== north ==
==> flow/design.v (excerpt) <==
module boron_dec (
    input  clk, rst, start, input [63:0] plain_text, input [79:0] master_key,
    output reg done, output reg [63:0] cipher_text
);
make LEC_CHECK=0 ABC_AREA=0 CAP_MARGIN=20 CORE_ASPECT_RATIO=1.79 CORE_MARGIN=2 CORE_UTILIZATION=71 CTS_CLUSTER_DIAMETER=170 CTS_CLUSTER_SIZE=48 GPL_ROUTABILITY_DRIVEN=0 GPL_TIMING_DRIVEN=1 HOLD_SLACK_MARGIN=-0.08 MAX_ROUTING_LAYER=met5 PLACE_DENSITY=0.35 SETUP_SLACK_MARGIN=0.43 SLEW_MARGIN=20 TNS_END_PERCENT=50 finish   # period 2.88 ns
run.sh (not shown) runs the stock make flow with config.mk's settings and CLKGATE_MAP_FILE=.
Status: north FAILED at 5_1_grt (tool error)
Changes in south relative to north:
- GPL_TIMING_DRIVEN: 1 -> unset
- CORE_ASPECT_RATIO: 1.79 -> unset
- HOLD_SLACK_MARGIN: -0.08 -> unset
- GPL_ROUTABILITY_DRIVEN: 0 -> unset
- CTS_CLUSTER_SIZE: 48 -> unset
- TNS_END_PERCENT: 50 -> unset
- PLACE_DENSITY: 0.35 -> unset
- ABC_AREA: 0 -> unset
- CTS_CLUSTER_DIAMETER: 170 -> unset
- SETUP_SLACK_MARGIN: 0.43 -> unset
- MAX_ROUTING_LAYER: met5 -> unset
- the clock period (ns, I/O delays scaled along): 2.88 -> 4.97
==> comparison <==
south completed every stage of the flow, and the final layout passed the timing, design-rule and antenna checks. Post-CTS resize count is lower on south. Between north and south, the difference in fraction of the mapped netlist area in adder cells is negligible. Number of buffers created by CTS in south is 16 higher than in north. Die extent in x (south over north): increase, 33%. Compared with north, south shows a lower post-CTS setup buffer count. Compared to north, south has post-placement setup slack 1.42 ns higher. Changes observed in south relative to north: port buffer count saw little to no change; die span in y saw a decrease; count of hold buffers inserted by post-cts repair saw little to no change; die area saw little to no change.
The inputs of east differ from those of south as listed below.
- a change of CORE_UTILIZATION from 71 to 66
- an added HOLD_SLACK_MARGIN of -0.09
- a change of the clock period (ns, I/O delays scaled along) from 4.97 to 3.73
Results
- Where final setup slack of the worst path is concerned, south is better than east.
- First-pass iteration count of the detailed router: east vs south up 1
- The power attributed to sequential cells in south is 0.75 times that in east.
- Across both runs, die extent in x was higher for east than for south.
- Re share of synthesized area spent on multiplexers: no difference whatsoever between east and south.
- Looking at time the worst path needs with I/O delays and setup, east sits 0.23 ns lower than south does.
Input changes introduced in west (baseline for comparison: east):
- a change of CORE_UTILIZATION from 66 to 69
- an added CTS_CLUSTER_DIAMETER of 31
- an added CTS_CLUSTER_SIZE of 50
### Flow results
- Compared with east, west has less setup slack.
- west vs east: total power up in west
- [west] met1 layer usage reported by global route rose 5.1 points relative to east
- Taking east as the reference point, the share of the core filled with cells in the final layout of west rises by 6.8 points.
- In the reports for east and west, the larger H-tree depth belongs to west.
- Via total after detailed routing delta (west − east): unfavourable
- Going from east to west, the die area was shrunk.
- Compared to east, west has global-route usage over all layers 6.0 points higher.
- The final reports for west and east show final period utilization higher in the former.
- Comparing east and west, the higher sequential fraction of total cell area was measured on east.
- sky130_fd_sc_hd__xor2_1 as the cell with the biggest individual delay on the critical path was reported by west, and sky130_fd_sc_hd__edfxtp_1 by east.
- In the reports for east and west, the larger non-clock buffer share of cell area belongs to east.

========
## pepper
The RTL this note starts from:
==> flow/design.v <==
module s_box (
    input [3:0] i_sb, output [3:0] o_sb
);
    assign o_sb[0] = (!i_sb[3]&!i_sb[2]&i_sb[1]) | (!i_sb[2]&i_sb[1]&i_sb[0]) 
    | (!i_sb[3]&i_sb[2]&!i_sb[1]) | (i_sb[2]&!i_sb[1]&i_sb[0]) | 
    (i_sb[3]&!i_sb[2]&!i_sb[1]&!i_sb[0]) | (i_sb[3]&i_sb[2]&i_sb[1]&!i_sb[0]);
    assign o_sb[1] = (!i_sb[3]&!i_sb[2]&!i_sb[0]) | (!i_sb[3]&!i_sb[1]&!i_sb[0]) | (i_sb[2]&i_sb[1]&i_sb[0]) 
| (i_sb[3]&!i_sb[2]&i_sb[0]) | (i_sb[3]&i_sb[2]&i_sb[1]);
    assign o_sb[2] = (!i_sb[3]&!i_sb[2]&!i_sb[1]) | (!i_sb[2]&!i_sb[1]&!i_sb[0]) | (!i_sb[3]&i_sb[2]&!i_sb[0]) 
| (i_sb[3]&i_sb[1]&i_sb[0]) | (i_sb[3]&i_sb[2]&i_sb[0]);
    assign o_sb[3] = (!i_sb[3]&!i_sb[2]&!i_sb[0]) | (!i_sb[3]&i_sb[1]&!i_sb[0]) | (!i_sb[3]&i_sb[2]&i_sb[0]) 
| (i_sb[3]&!i_sb[1]&!i_sb[0]) | (i_sb[3]&!i_sb[2]&i_sb[1]&i_sb[0]);
endmodule
module block_shuffle (
    input [15:0] i_bs, output [15:0] o_bs
);
    assign o_bs = {i_bs[7:4], i_bs[3:0], i_bs[15:12], i_bs[11:8]};
endmodule
module round_permutation #(
    parameter [5:0] shift = 5'b0000,
    parameter [7:0] data_length = 8'd16
)(
    input [data_length - 1:0] i_rp,  output [data_length - 1:0] o_rp
); 
assign o_rp = (i_rp << shift) | (i_rp >> (data_length - shift));
endmodule
module key_scheduler (
    input clk, rst, input [4:0] round_counter, input [79:0] i_ks_oldkey, output [79:0] o_ks_newkey 
);
    wire [79:0] level_shift;
    wire [79:0] level_sbox;
    wire [4:0] xor_rc;
    round_permutation #(.shift(13), .data_length(80)) rp (.i_rp(i_ks_oldkey), .o_rp(level_shift));
    s_box sb(.i_sb(level_shift[3:0]), .o_sb(level_sbox[3:0]));
    assign level_sbox[79:4] = level_shift[79:4];
    assign xor_rc = level_sbox[63:59]^(round_counter -1);
    assign o_ks_newkey = {level_sbox[79:64], xor_rc, level_sbox[58:0]};
endmodule
module dec_s_box (
    input [3:0] i_sb, output reg [3:0] o_sb 
);
    always @(*) begin
        case(i_sb)
        4'h0: o_sb = 4'hA;
        4'h1: o_sb = 4'h3;
        4'h2: o_sb = 4'h9;
        4'h3: o_sb = 4'hE;
        4'h4: o_sb = 4'h1;
        4'h5: o_sb = 4'hD;
        4'h6: o_sb = 4'hF;
        4'h7: o_sb = 4'h4;
        4'h8: o_sb = 4'hC;
        4'h9: o_sb = 4'h5;
        4'hA: o_sb = 4'h7;
        4'hB: o_sb = 4'h2;
        4'hC: o_sb = 4'h6;
        4'hD: o_sb = 4'h8;
        4'hE: o_sb = 4'h0;
        4'hF: o_sb = 4'hB;
        endcase
    end
endmodule
module dec_block_shuffle (
    input [15:0] i_bs, output [15:0] o_bs
);
    block_shuffle bs (i_bs, o_bs);
endmodule
module dec_round_permutation #(
    parameter [5:0] shift = 5'b0000,
    parameter [7:0] data_length = 8'd16
)(
    input [data_length - 1:0] i_rp,  output [data_length - 1:0] o_rp
); 
    assign o_rp = (i_rp >> shift) | (i_rp << (data_length - shift));
endmodule
module dec_XOR_layer (
    input [63:0] i_xor, output [63:0] o_xor
);
    assign o_xor = {(i_xor[63:48]^i_xor[47:32]), (i_xor[47:32]^i_xor[31:16]^i_xor[15:0]),(i_xor[63:48]^i_xor[47:32]^i_xor[31:16]), (i_xor[31:16]^i_xor[15:0])};
endmodule
module dec_permutation_layer (
    input [63:0] i_pl, output [63:0] o_pl
);
    wire [63:0] rp2bs;
    wire [63:0] xor2rp;
    dec_XOR_layer xl(.i_xor(i_pl), .o_xor(xor2rp));
            dec_round_permutation #(.shift(1), .data_length(16)) rp0(.i_rp(xor2rp[(16*0 + 15):16*0]), .o_rp(rp2bs[15:0]));
            dec_round_permutation #(.shift(4), .data_length(16)) rp1(.i_rp(xor2rp[(16*1 + 15):16*1]), .o_rp(rp2bs[(16 + 15):16*1]));
            dec_round_permutation #(.shift(7), .data_length(16)) rp2(.i_rp(xor2rp[(16*2 + 15):16*2]), .o_rp(rp2bs[(16*2 + 15):16*2]));
            dec_round_permutation #(.shift(9), .data_length(16)) rp3(.i_rp(xor2rp[(16*3 + 15):16*3]), .o_rp(rp2bs[(16*3 + 15):16*3]));
    genvar i;
    generate
        for (i = 0; i < 4; i = i +1 ) begin
            dec_block_shuffle bs(.i_bs(rp2bs[(16*i + 15):16*i]), .o_bs(o_pl[(16*i + 15):16*i]));
        end
    endgenerate
endmodule
module dec_add_round_key (
    input [63:0] i_ark_cipher, input [63:0] i_ark_key,
    output [63:0] o_ark_msg
);
    wire [63:0] sb2xor;
    wire [63:0] pl2sb;
    dec_permutation_layer pl(.i_pl(i_ark_cipher), .o_pl(pl2sb));
    genvar j;
    generate    
    for(j=0; j < 16; j = j + 1) begin
            dec_s_box sb(.i_sb(pl2sb[(4*j + 3):4*j]), .o_sb(sb2xor[(4*j + 3):4*j]));
        end
    endgenerate
    assign o_ark_msg = i_ark_key ^ sb2xor;
endmodule
module dec_key_scheduler (
    input clk, rst, input [4:0] round_counter, input [79:0] i_ks_oldkey, output [79:0] o_ks_newkey 
);
    wire [79:0] level_shift;
    wire [79:0] level_sbox;
    wire [4:0] xor_rc;
    assign {level_sbox[79:64], xor_rc, level_sbox[58:0]} = i_ks_oldkey;
    assign level_sbox[63:59] = xor_rc ^(round_counter -1);
    assign level_shift[79:4] = level_sbox[79:4];
    dec_s_box sb(.i_sb(level_sbox[3:0]), .o_sb(level_shift[3:0]));
    dec_round_permutation #(.shift(13), .data_length(80)) rp (.i_rp(level_shift), .o_rp(o_ks_newkey));
endmodule
module boron_dec (
    input  clk, rst, start, input [63:0] plain_text, input [79:0] master_key,
    output reg done, output reg [63:0] cipher_text
);
    parameter IDLE = 3'b000, KEYGEN = 3'b011, ROUND = 3'b001;
    reg [2:0] reg_sm_main;
    reg [4:0] reg_round_counter;
    reg [63:0] reg_plaintext;
    wire [63:0] reg_nextplaintext;
    reg [79:0] reg_key;
    wire [79:0] reg_nextkey, dec_reg_nextkey;
    key_scheduler ks(.clk(clk), .rst(rst), .round_counter(reg_round_counter), .i_ks_oldkey(reg_key), .o_ks_newkey(reg_nextkey));
    dec_key_scheduler dks(.clk(clk), .rst(rst), .round_counter(reg_round_counter), .i_ks_oldkey(reg_key), .o_ks_newkey(dec_reg_nextkey));
    dec_add_round_key ark(.i_ark_cipher(reg_plaintext), .i_ark_key(dec_reg_nextkey[63:0]), .o_ark_msg(reg_nextplaintext));
    always @(posedge clk ) begin
        if(!rst) begin
            reg_sm_main <= IDLE;
            done <= 1'b0;
        end
        else begin
            done <= 1'b0;
            case (reg_sm_main)
                IDLE:  
                    if(start) begin
                        reg_plaintext <= plain_text;
                        reg_key <= master_key;
                        reg_sm_main <= KEYGEN;
                        reg_round_counter <= 5'd1;
                    end
                    else
                        reg_sm_main <= IDLE;
                KEYGEN:
                    if(reg_round_counter < 25) begin
                        reg_key <= reg_nextkey;
                        reg_round_counter <= reg_round_counter + 1;
                        reg_sm_main <= KEYGEN;
                    end else begin
                        reg_sm_main <= ROUND;
                        reg_plaintext <= (reg_nextkey[63:0] ^ reg_plaintext);
                        reg_key <= reg_nextkey;
                    end
                ROUND:
                    if(reg_round_counter > 1) begin
                        reg_plaintext <= reg_nextplaintext;
                        reg_key <= dec_reg_nextkey;
                        reg_round_counter <= reg_round_counter - 1;
                        reg_sm_main <= ROUND;
                    end
                    else begin
                        cipher_text <= reg_nextplaintext;
                        done <= 1'b1;
                        reg_sm_main <= IDLE;
                    end
                default:
                    reg_sm_main <= IDLE;
            endcase
        end
    end
endmodule
Settings: LEC_CHECK=0, ABC_AREA=0, CAP_MARGIN=20, CELL_PAD_IN_SITES_DETAIL_PLACEMENT=2, CORE_ASPECT_RATIO=1.48, CORE_MARGIN=9, CORE_UTILIZATION=20, CTS_CLUSTER_DIAMETER=170, GPL_ROUTABILITY_DRIVEN=0, GPL_TIMING_DRIVEN=1, HOLD_SLACK_MARGIN=0.16, MAX_ROUTING_LAYER=met4, MIN_ROUTING_LAYER=met1, PLACE_DENSITY_LB_ADDON=0.2, SETUP_SLACK_MARGIN=0.43, SLEW_MARGIN=20, TNS_END_PERCENT=25; clock period 5.76 ns.
Both conditions hold for pepper: the flow ran to the end and the final layout passed the timing, design-rule and antenna checks.
--- input diff pepper..willow ---
Settings: CORE_ASPECT_RATIO no longer set, was 1.48; MIN_ROUTING_LAYER no longer set, was met1; ABC_AREA no longer set, was 0; CORE_UTILIZATION now 69, was 20; TNS_END_PERCENT no longer set, was 25; CTS_CLUSTER_DIAMETER no longer set, was 170; PLACE_DENSITY_LB_ADDON no longer set, was 0.2; MAX_ROUTING_LAYER no longer set, was met4; SETUP_SLACK_MARGIN no longer set, was 0.43; HOLD_SLACK_MARGIN no longer set, was 0.16; GPL_ROUTABILITY_DRIVEN no longer set, was 0; GPL_TIMING_DRIVEN no longer set, was 1; CELL_PAD_IN_SITES_DETAIL_PLACEMENT no longer set, was 2; CORE_MARGIN now 2, was 9; the clock period (ns, I/O delays scaled along) now 3.36, was 5.76.
==> results <==
As far as yosys synthesis chip area is concerned, willow and pepper perform about the same. The lower number of nets in the layout of pepper and willow is in pepper. The die of willow is smaller than the one used in pepper. Worst setup path endpoint: reg_plaintext[47] -> pepper, dks.sb.o_sb[1] -> willow. Via count was higher in willow than in pepper. Taking pepper as the reference, in willow non-clock buffer count went up, overall power increased 3900 uW, number of stages on the worst setup path climbed 2, clock skew essentially unchanged. Compared with pepper, willow shows a higher internal power component.
diff inputs: willow => violet
Settings: putting HOLD_SLACK_MARGIN at 0.3 where nothing was set; swapping 69 for 57 in CORE_UTILIZATION; putting CTS_CLUSTER_SIZE at 41 where nothing was set; swapping 3.36 for 1.87 in the clock period (ns, I/O delays scaled along).
Notes after the runs:
violet failed in global routing with GRT-0232.
Note that the number of cells after detailed placement recorded for violet amounts to 1.18 times the value seen in willow.
Looking at placeable core region across violet and willow, the one that comes out higher is violet.
Diff willow -> violet: number of nets at floorplan closely matched the old numbers, detailed placer's ending HPWL rose by 5900 um.
On row count: between violet and willow, it ends up higher for violet.
Compared with willow, in violet number of cells upsized or downsized after cts now larger, x dimension of the die up about 10%, standard cell area after detailed placement now sits higher, synthesized-area fraction occupied by xor and xnor cells has remained practically unchanged, floorplan utilization saw a decrease.
Relative to violet, the following input files were edited for zinc:
Settings: changing CORE_UTILIZATION from 57 to 40; removing CTS_CLUSTER_SIZE (formerly 41); removing HOLD_SLACK_MARGIN (formerly 0.3); changing the clock period (ns, I/O delays scaled along) from 1.87 to 5.0.
==> results <==
Half-perimeter wire length after detailed placement shrinks by more than 10% when moving from violet to zinc.
Sort violet and zinc by number of cells after detailed placement, descending, and violet comes first.
zinc completed end to end with timing, DRC and antenna clean.
Lower chip height was reported by violet, not zinc.
The run showing the smaller overall chip area is violet.
Summary — core region area, zinc relative to violet: higher, by 11,000 um^2.
The number of gates resized after CTS reported for zinc is smaller than that of violet by 245.
zinc vs. violet: share of the core filled by cells before placement shows a reduction of 18 points; yosys synthesis chip area shows no meaningful change; post-place setup slack shows an increase of 2140 ps.
Setup changes, zinc to sierra
Settings: an added ABC_AREA of 1; an added GPL_TIMING_DRIVEN of 0; an added CELL_PAD_IN_SITES_DETAIL_PLACEMENT of 2; an added CTS_CLUSTER_DIAMETER of 274; an added SETUP_SLACK_MARGIN of 0.65.
==> results <==
- Compared with zinc, in sierra met1 track utilization from global routing went up 21 points; number of distinct library cell variants in the gate-level netlist after synthesis went down 10.
- Cell count (sierra / zinc): 1.5
- Sort sierra and zinc by placer congestion estimate, descending, and sierra comes first.
Power figures rest on the tool's default switching activity, not on a simulated workload.
